==> run K <==
==> flow/design.v <==
`timescale 1ns / 1ps
module bcdSubDigit(
    input  [3:0] a,
    input  [3:0] b,
    input  borrowIn,
    output reg [3:0] result,
    output reg     borrowOut
);
    wire [4:0] tempSubBinary = a - b - (borrowIn ? 1'b1 : 1'b0); 
    always @(*) begin
        if (tempSubBinary[4] == 1) begin
            borrowOut = 1;
            result = tempSubBinary + 10; 
        end else begin
            borrowOut = 0;
            result = tempSubBinary[3:0];
        end
    end
endmodule
`timescale 1ns / 1ps
module buttonSyncPulse(
    input  clk,
    input  resetPulse,
    input  button,
    output buttonPulse
);
    parameter DEBOUNCE_CLKS = 240000;
    reg [$clog2(DEBOUNCE_CLKS)-1:0] debounceCounter; 
    reg debouncedButton; 
    always @(posedge clk) begin
        if (~resetPulse) begin 
            debounceCounter <= 0;
            debouncedButton <= 1; 
        end else begin
            if (button != debouncedButton) begin
                if (debounceCounter == (DEBOUNCE_CLKS - 1)) begin
                    debouncedButton <= button; 
                    debounceCounter <= 0; 
                end else begin
                    debounceCounter <= debounceCounter + 1;
                end
            end else begin
                debounceCounter <= 0;
            end
        end
    end
    reg debouncedButtonSync1;
    reg debouncedButtonSync2; 
    always @(posedge clk) begin
        if (~resetPulse) begin 
            debouncedButtonSync1 <= 1;
            debouncedButtonSync2 <= 1;
        end else begin
            debouncedButtonSync1 <= debouncedButton;       
            debouncedButtonSync2 <= debouncedButtonSync1; 
        end
    end
    reg debouncedButtonSync2Delayed; 
    always @(posedge clk) begin
        if (~resetPulse) begin 
            debouncedButtonSync2Delayed <= 1;
        end else begin
            debouncedButtonSync2Delayed <= debouncedButtonSync2; 
        end
    end
    assign buttonPulse = !debouncedButtonSync2 && debouncedButtonSync2Delayed;
endmodule
`timescale 1ns / 1ps
module systemResetHandler(
    input  clk,
    input  reset,
    output resetPulse
);
    parameter DEBOUNCE_CLKS = 240000;
    reg [$clog2(DEBOUNCE_CLKS)-1:0] debounceCounter;
    reg debouncedReset;
    always @(posedge clk) begin 
        if (reset != debouncedReset) begin
            if (debounceCounter == (DEBOUNCE_CLKS - 1)) begin
                debouncedReset <= reset;
                debounceCounter <= 0;
            end else begin
                debounceCounter <= debounceCounter + 1;
            end
        end else begin
            debounceCounter <= 0;
        end
    end
    assign resetPulse = ~debouncedReset; 
endmodule
`timescale 1ns / 1ps
module SevenSegmentALU(
    input clk, 
    input reset,
    input onesBtn, 
    input tensBtn, 
    input hundredsBtn, 
    input sign, 
    input enter, 
    output [6:0] seg,
    output [3:0] anode 
);
    parameter DEBOUNCE_CLKS = 1000;
    wire resetPulse;
    systemResetHandler #(.DEBOUNCE_CLKS(DEBOUNCE_CLKS)) resetHandlerInstance (
        .clk(clk),
        .reset(reset),
        .resetPulse(resetPulse)
    );
    wire onesBtnPulse;
    buttonSyncPulse #(.DEBOUNCE_CLKS(DEBOUNCE_CLKS)) onesBtnGen (
        .clk(clk),
        .resetPulse(resetPulse), 
        .button(onesBtn),
        .buttonPulse(onesBtnPulse)
    );
    wire tensBtnPulse;
    buttonSyncPulse #(.DEBOUNCE_CLKS(DEBOUNCE_CLKS)) tensBtnGen (
        .clk(clk),
        .resetPulse(resetPulse), 
        .button(tensBtn),
        .buttonPulse(tensBtnPulse)
    );
    wire hundredsBtnPulse;
    buttonSyncPulse #(.DEBOUNCE_CLKS(DEBOUNCE_CLKS)) hundredsBtnGen (
        .clk(clk),
        .resetPulse(resetPulse), 
        .button(hundredsBtn),
        .buttonPulse(hundredsBtnPulse)
    );
    wire signPulse;
    buttonSyncPulse #(.DEBOUNCE_CLKS(DEBOUNCE_CLKS)) signBtnGen (
        .clk(clk),
        .resetPulse(resetPulse), 
        .button(sign),
        .buttonPulse(signPulse)
    );
    wire enterPulse;
    buttonSyncPulse #(.DEBOUNCE_CLKS(DEBOUNCE_CLKS)) enterBtnGen (
        .clk(clk),
        .resetPulse(resetPulse), 
        .button(enter),
        .buttonPulse(enterPulse)
    );
    reg [3:0] bcdOnes;
    reg [3:0] bcdTens;
    reg [3:0] bcdHundreds;
    reg [3:0] bcdThousands;
    wire numberOn; 
    wire finished; 
    reg [15:0] firstNumber;
    reg [15:0] secondNumber;
    reg [15:0] sum;
    reg [16:0] carry;
    reg [2:0] state;
    localparam STATE_INPUT_1        = 3'd0;
    localparam STATE_WAIT_1         = 3'd1;
    localparam STATE_INPUT_2        = 3'd2;
    localparam STATE_WAIT_2         = 3'd3;
    localparam STATE_CALC           = 3'd4;
    localparam STATE_UPDATE_DISPLAY = 3'd5;
    localparam STATE_DONE           = 3'd6;
    assign numberOn = (state == STATE_INPUT_2);
    assign finished = (state == STATE_DONE);
    wire [3:0] firstNumberThousandsVal  = firstNumber[15:12];
    wire [3:0] firstNumberHundredsVal = firstNumber[11:8];
    wire [3:0] firstNumberTensVal     = firstNumber[7:4];
    wire [3:0] firstNumberOnesVal     = firstNumber[3:0];
    wire [3:0] secondNumberThousandsVal = secondNumber[15:12];
    wire [3:0] secondNumberHundredsVal  = secondNumber[11:8];
    wire [3:0] secondNumberTensVal      = secondNumber[7:4];
    wire [3:0] secondNumberOnesVal      = secondNumber[3:0];
    reg [3:0] addResultOnes;
    reg [3:0] addResultTens;
    reg [3:0] addResultHundreds;
    reg carryOneAdd;
    reg carryTenAdd;
    reg carryHundredAdd;
    wire [15:0] sameSignCalculatedSum = {firstNumberThousandsVal, addResultHundreds, addResultTens, addResultOnes};
    always @(*) begin 
        if ((firstNumberOnesVal + secondNumberOnesVal) > 9) begin
            addResultOnes = firstNumberOnesVal + secondNumberOnesVal + 6;
            carryOneAdd = 1;
        end else begin
            addResultOnes = firstNumberOnesVal + secondNumberOnesVal;
            carryOneAdd = 0;
        end
        if ((firstNumberTensVal + secondNumberTensVal + carryOneAdd) > 9) begin
            addResultTens = firstNumberTensVal + secondNumberTensVal + carryOneAdd + 6;
            carryTenAdd = 1;
        end else begin
            addResultTens = firstNumberTensVal + secondNumberTensVal + carryOneAdd;
            carryTenAdd = 0;
        end
        if ((firstNumberHundredsVal + secondNumberHundredsVal + carryTenAdd) > 9) begin
            addResultHundreds = firstNumberHundredsVal + secondNumberHundredsVal + carryTenAdd + 6;
            carryHundredAdd = 1;
        end else begin
            addResultHundreds = firstNumberHundredsVal + secondNumberHundredsVal + carryTenAdd;
            carryHundredAdd = 0;
        end
    end
    wire isFirstMagnitudeGreater = (firstNumber[11:0] > secondNumber[11:0]);
    wire areMagnitudesEqual      = (firstNumber[11:0] == secondNumber[11:0]);
    wire [3:0] largerMagnitudeHundreds  = isFirstMagnitudeGreater ? firstNumberHundredsVal : secondNumberHundredsVal;
    wire [3:0] largerMagnitudeTens      = isFirstMagnitudeGreater ? firstNumberTensVal     : secondNumberTensVal;
    wire [3:0] largerMagnitudeOnes      = isFirstMagnitudeGreater ? firstNumberOnesVal     : secondNumberOnesVal;
    wire [3:0] smallerMagnitudeHundreds = isFirstMagnitudeGreater ? secondNumberHundredsVal : firstNumberHundredsVal;
    wire [3:0] smallerMagnitudeTens     = isFirstMagnitudeGreater ? secondNumberTensVal     : firstNumberTensVal;
    wire [3:0] smallerMagnitudeOnes     = isFirstMagnitudeGreater ? secondNumberOnesVal     : firstNumberOnesVal;
    wire [3:0] resultMagnitudeHundreds, resultMagnitudeTens, resultMagnitudeOnes;
    wire borrowOutOnes, borrowOutTens, borrowOutHundreds;
    bcdSubDigit subOnesInstance (
        .a(largerMagnitudeOnes),
        .b(smallerMagnitudeOnes),
        .borrowIn(1'b0),
        .result(resultMagnitudeOnes),
        .borrowOut(borrowOutOnes)
    );
    bcdSubDigit subTensInstance (
        .a(largerMagnitudeTens),
        .b(smallerMagnitudeTens),
        .borrowIn(borrowOutOnes),
        .result(resultMagnitudeTens),
        .borrowOut(borrowOutTens)
    );
    bcdSubDigit subHundredsInstance (
        .a(largerMagnitudeHundreds),
        .b(smallerMagnitudeHundreds),
        .borrowIn(borrowOutTens),
        .result(resultMagnitudeHundreds),
        .borrowOut(borrowOutHundreds)
    );
    wire [3:0] finalSumSign = areMagnitudesEqual ? 15 : (isFirstMagnitudeGreater ? firstNumberThousandsVal : secondNumberThousandsVal);
    wire [15:0] differentSignCalculatedSum = {finalSumSign, resultMagnitudeHundreds, resultMagnitudeTens, resultMagnitudeOnes};
    always @(posedge clk) begin
        if (~resetPulse) begin
            bcdOnes <= 0;
            bcdTens <= 0;
            bcdHundreds <= 0;
            bcdThousands <= 15;
            firstNumber <= 0;
            secondNumber <= 0;
            sum <= 0;
            carry <= 0;
            state <= STATE_INPUT_1;
        end else begin
            case (state)
                STATE_INPUT_1: begin
                    if (enterPulse) begin
                        firstNumber <= {bcdThousands, bcdHundreds, bcdTens, bcdOnes};
                        state <= STATE_WAIT_1;
                    end else begin
                        if (onesBtnPulse) begin
                            if (bcdOnes == 9) begin
                                bcdOnes <= 0;
                            end else begin
                                bcdOnes <= bcdOnes + 1;
                            end
                        end
                        if (tensBtnPulse) begin
                            if (bcdTens == 9) begin
                                bcdTens <= 0;
                            end else begin
                                bcdTens <= bcdTens + 1;
                            end
                        end
                        if (hundredsBtnPulse) begin
                            if (bcdHundreds == 9) begin
                                bcdHundreds <= 0;
                            end else begin
                                bcdHundreds <= bcdHundreds + 1;
                            end
                        end
                        if (signPulse) begin
                            case(bcdThousands)
                                15: bcdThousands <= 14;
                                14: bcdThousands <= 15;
                                default: bcdThousands <= 15;
                            endcase
                        end
                    end
                end
                STATE_WAIT_1: begin
                    if (~enter) begin
                        bcdOnes <= 0;
                        bcdTens <= 0;
                        bcdHundreds <= 0;
                        bcdThousands <= 15;
                        state <= STATE_INPUT_2;
                    end
                end
                STATE_INPUT_2: begin
                    if (enterPulse) begin
                        secondNumber <= {bcdThousands, bcdHundreds, bcdTens, bcdOnes};
                        state <= STATE_WAIT_2;
                    end else begin
                        if (onesBtnPulse) begin
                            if (bcdOnes == 9) begin
                                bcdOnes <= 0;
                            end else begin
                                bcdOnes <= bcdOnes + 1;
                            end
                        end
                        if (tensBtnPulse) begin
                            if (bcdTens == 9) begin
                                bcdTens <= 0;
                            end else begin
                                bcdTens <= bcdTens + 1;
                            end
                        end
                        if (hundredsBtnPulse) begin
                            if (bcdHundreds == 9) begin
                                bcdHundreds <= 0;
                            end else begin
                                bcdHundreds <= bcdHundreds + 1;
                            end
                        end
                        if (signPulse) begin
                            case(bcdThousands)
                                15: bcdThousands <= 14;
                                14: bcdThousands <= 15;
                                default: bcdThousands <= 15;
                            endcase
                        end
                    end
                end
                STATE_WAIT_2: begin
                    if (~enter) begin
                        state <= STATE_CALC;
                    end
                end
                STATE_CALC: begin
                    if (firstNumberThousandsVal == secondNumberThousandsVal) begin
                        sum <= sameSignCalculatedSum;
                        carry[16] <= carryHundredAdd;
                    end else begin 
                        sum <= differentSignCalculatedSum;
                        carry <= 0;
                    end
                    state <= STATE_UPDATE_DISPLAY;
                end
                STATE_UPDATE_DISPLAY: begin
                    bcdOnes <= sum[3:0];
                    bcdTens <= sum[7:4];
                    bcdHundreds <= sum[11:8];
                    bcdThousands <= sum[15:12];
                    state <= STATE_DONE;
                end
                STATE_DONE: begin
                end
            endcase
        end
    end
    parameter MUX_COUNT_MAX = 3000;
    reg [11:0] muxClkCounter;
    reg muxPulse;
    reg [1:0] digitSelector;
    reg [3:0] currentDisplayBcd;
    reg [3:0] anodeOutputReg;
    assign anode = anodeOutputReg;
    always @(posedge clk) begin
        if (~resetPulse) begin
            muxClkCounter <= 0;
            muxPulse <= 0;
            digitSelector <= 0;
            anodeOutputReg <= 4'b1111;
            currentDisplayBcd <= 0;
        end else begin
            if (muxClkCounter == MUX_COUNT_MAX - 1) begin
                muxClkCounter <= 0;
                muxPulse <= 1;
                digitSelector <= digitSelector + 1;
            end else begin
                muxClkCounter <= muxClkCounter + 1;
                muxPulse <= 0;
            end
            if (muxPulse) begin
                case (digitSelector)
                    2'd0: begin
                        anodeOutputReg <= 4'b1110;
                        currentDisplayBcd <= bcdOnes;
                    end
                    2'd1: begin
                        anodeOutputReg <= 4'b1101;
                        currentDisplayBcd <= bcdTens;
                    end
                    2'd2: begin
                        anodeOutputReg <= 4'b1011;
                        currentDisplayBcd <= bcdHundreds;
                    end
                    2'd3: begin
                        anodeOutputReg <= 4'b0111;
                        currentDisplayBcd <= bcdThousands;
                    end
                endcase
            end
        end
    end
    reg [6:0] segOutReg;
    assign seg = segOutReg;
    always @(*) begin
        case(currentDisplayBcd)
            4'b0000: segOutReg = 7'b0111111;
            4'b0001: segOutReg = 7'b0000110;
            4'b0010: segOutReg = 7'b1011011;
            4'b0011: segOutReg = 7'b1001111;
            4'b0100: segOutReg = 7'b1100110;
            4'b0101: segOutReg = 7'b1101101;
            4'b0110: segOutReg = 7'b1111101;
            4'b0111: segOutReg = 7'b0000111;
            4'b1000: segOutReg = 7'b1111111;
            4'b1001: segOutReg = 7'b1101111;
            4'b1110: segOutReg = 7'b1000000;
            4'b1111: segOutReg = 7'b0000000;
            default: segOutReg = 7'b0000000;
        endcase
    end
endmodule
==> flow/run.sh <==
#!/bin/bash
# the make line also repeats each setting of config.mk as NAME=value (left out here)
make -C /OpenROAD-flow-scripts/flow DESIGN_CONFIG=/design/flow/config.mk WORK_HOME=/design/flow/orfs CLKGATE_MAP_FILE= finish
==> flow/config.mk <==
export PLATFORM = sky130hd
export DESIGN_NAME = SevenSegmentALU
export DESIGN_NICKNAME = SevenSegmentALU
export VERILOG_FILES = /design/flow/design.v
export SDC_FILE = /design/flow/constraint.sdc
export NUM_CORES = 4
export LEC_CHECK = 0
export ABC_AREA = 1
export CAP_MARGIN = 20
export CORE_MARGIN = 2
export CORE_UTILIZATION = 40
export CTS_CLUSTER_DIAMETER = 373
export CTS_CLUSTER_SIZE = 99
export HOLD_SLACK_MARGIN = -0.1
export SLEW_MARGIN = 30
export TNS_END_PERCENT = 35
==> flow/constraint.sdc <==
create_clock -name core_clock -period 10.0 [get_ports {clk}]
set_input_delay 2.0000 -clock core_clock [delete_from_list [all_inputs] [get_ports {clk}]]
set_output_delay 2.0000 -clock core_clock [all_outputs]
set_load 0.01 [all_outputs]
==> run C (differences from run K) <==
==> flow/config.mk (replaced) <==
export PLATFORM = sky130hd
export DESIGN_NAME = SevenSegmentALU
export DESIGN_NICKNAME = SevenSegmentALU
export VERILOG_FILES = /design/flow/design.v
export SDC_FILE = /design/flow/constraint.sdc
export NUM_CORES = 4
export LEC_CHECK = 0
export CAP_MARGIN = 20
export CORE_MARGIN = 2
export CORE_UTILIZATION = 19
export SLEW_MARGIN = 20
==> flow/constraint.sdc (replaced) <==
create_clock -name core_clock -period 11.3 [get_ports {clk}]
set_input_delay 2.2600 -clock core_clock [delete_from_list [all_inputs] [get_ports {clk}]]
set_output_delay 2.2600 -clock core_clock [all_outputs]
set_load 0.01 [all_outputs]
==> comparison <==
Of run K and run C, run K has the higher synthesized cell count (gap 16%, measured against run C).
Run K ran to the end with no violations. Run C produced a clean layout.
Sequential cell count is the same in run C and run K.
Clock power: run C is lower than run K (about 11%).
Between run C and run K, the lower register-to-register slack is in run K (gap 590 ps).


==> v1 <==
Starts from the design.v that is shown in full above.
Settings: LEC_CHECK=0, ABC_AREA=0, CAP_MARGIN=20, CELL_PAD_IN_SITES_GLOBAL_PLACEMENT=0, CORE_ASPECT_RATIO=1.21, CORE_MARGIN=2, CORE_UTILIZATION=72, CTS_CLUSTER_SIZE=50, GPL_TIMING_DRIVEN=1, HOLD_SLACK_MARGIN=-0.09, PLACE_DENSITY_LB_ADDON=0.0, SETUP_SLACK_MARGIN=0.25, SLEW_MARGIN=0, TNS_END_PERCENT=5; clock period 4.96 ns.
run.sh (not shown) runs the stock make flow with config.mk's settings and CLKGATE_MAP_FILE=.
==> inputs of v3, as changes to v1 <==
- ABC_AREA: 0 -> 1
- CTS_CLUSTER_SIZE: 50 -> 41
- HOLD_SLACK_MARGIN: -0.09 -> unset
- PLACE_DENSITY_LB_ADDON: 0.0 -> 0.2
- SETUP_SLACK_MARGIN: 0.25 -> 0.45
- SLEW_MARGIN: 0 -> 30
- TNS_END_PERCENT: 5 -> 95
==> flow/constraint.sdc (replaced) <==
create_clock -name core_clock -period 3.92 [get_ports {clk}]
set_input_delay 0.7840 -clock core_clock [delete_from_list [all_inputs] [get_ports {clk}]]
set_output_delay 0.7840 -clock core_clock [all_outputs]
set_load 0.01 [all_outputs]
==> inputs of v23, as changes to v1 <==
- CTS_CLUSTER_SIZE: 50 -> 41
- HOLD_SLACK_MARGIN: -0.09 -> unset
- PLACE_DENSITY: unset -> 0.35
- PLACE_DENSITY_LB_ADDON: 0.0 -> unset
- SETUP_SLACK_MARGIN: 0.25 -> 1.02
- TNS_END_PERCENT: 5 -> 95
==> flow/constraint.sdc (replaced) <==
create_clock -name core_clock -period 3.9 [get_ports {clk}]
set_input_delay 0.7800 -clock core_clock [delete_from_list [all_inputs] [get_ports {clk}]]
set_output_delay 0.7800 -clock core_clock [all_outputs]
set_load 0.01 [all_outputs]
==> notes <==
Of v1 and v23, v1 has the higher maximum frequency (gap about 3.6%, measured against v23).
In v23 the non-clock buffer count is higher than in v1, by 25.
Of v23 and v1, v23 has the higher clock-buffer cell count (gap 2).
v3 died in 5_1_grt (GRT-0183). v1 completed, yet does not pass: setup timing. v23 reached the layout checks and failed them: setup timing.
In v1 the hold slack is better than in v23, by 0.013 ns.
Between v23 and v1, the lower sequential share of layout area is in v23 (gap 1.3 points).
Sequential cell count is the same in v23 and v1.
Between v23 and v1, the lower critical path depth is in v1 (gap 4).
Die size: v1 is lower than v3 (about 1%).
Area after synthesis is the same in v23 and v1.
In v1 the setup slack is higher than in v23, by 1.2 ns.
Power is estimated from default activity; no workload was simulated.
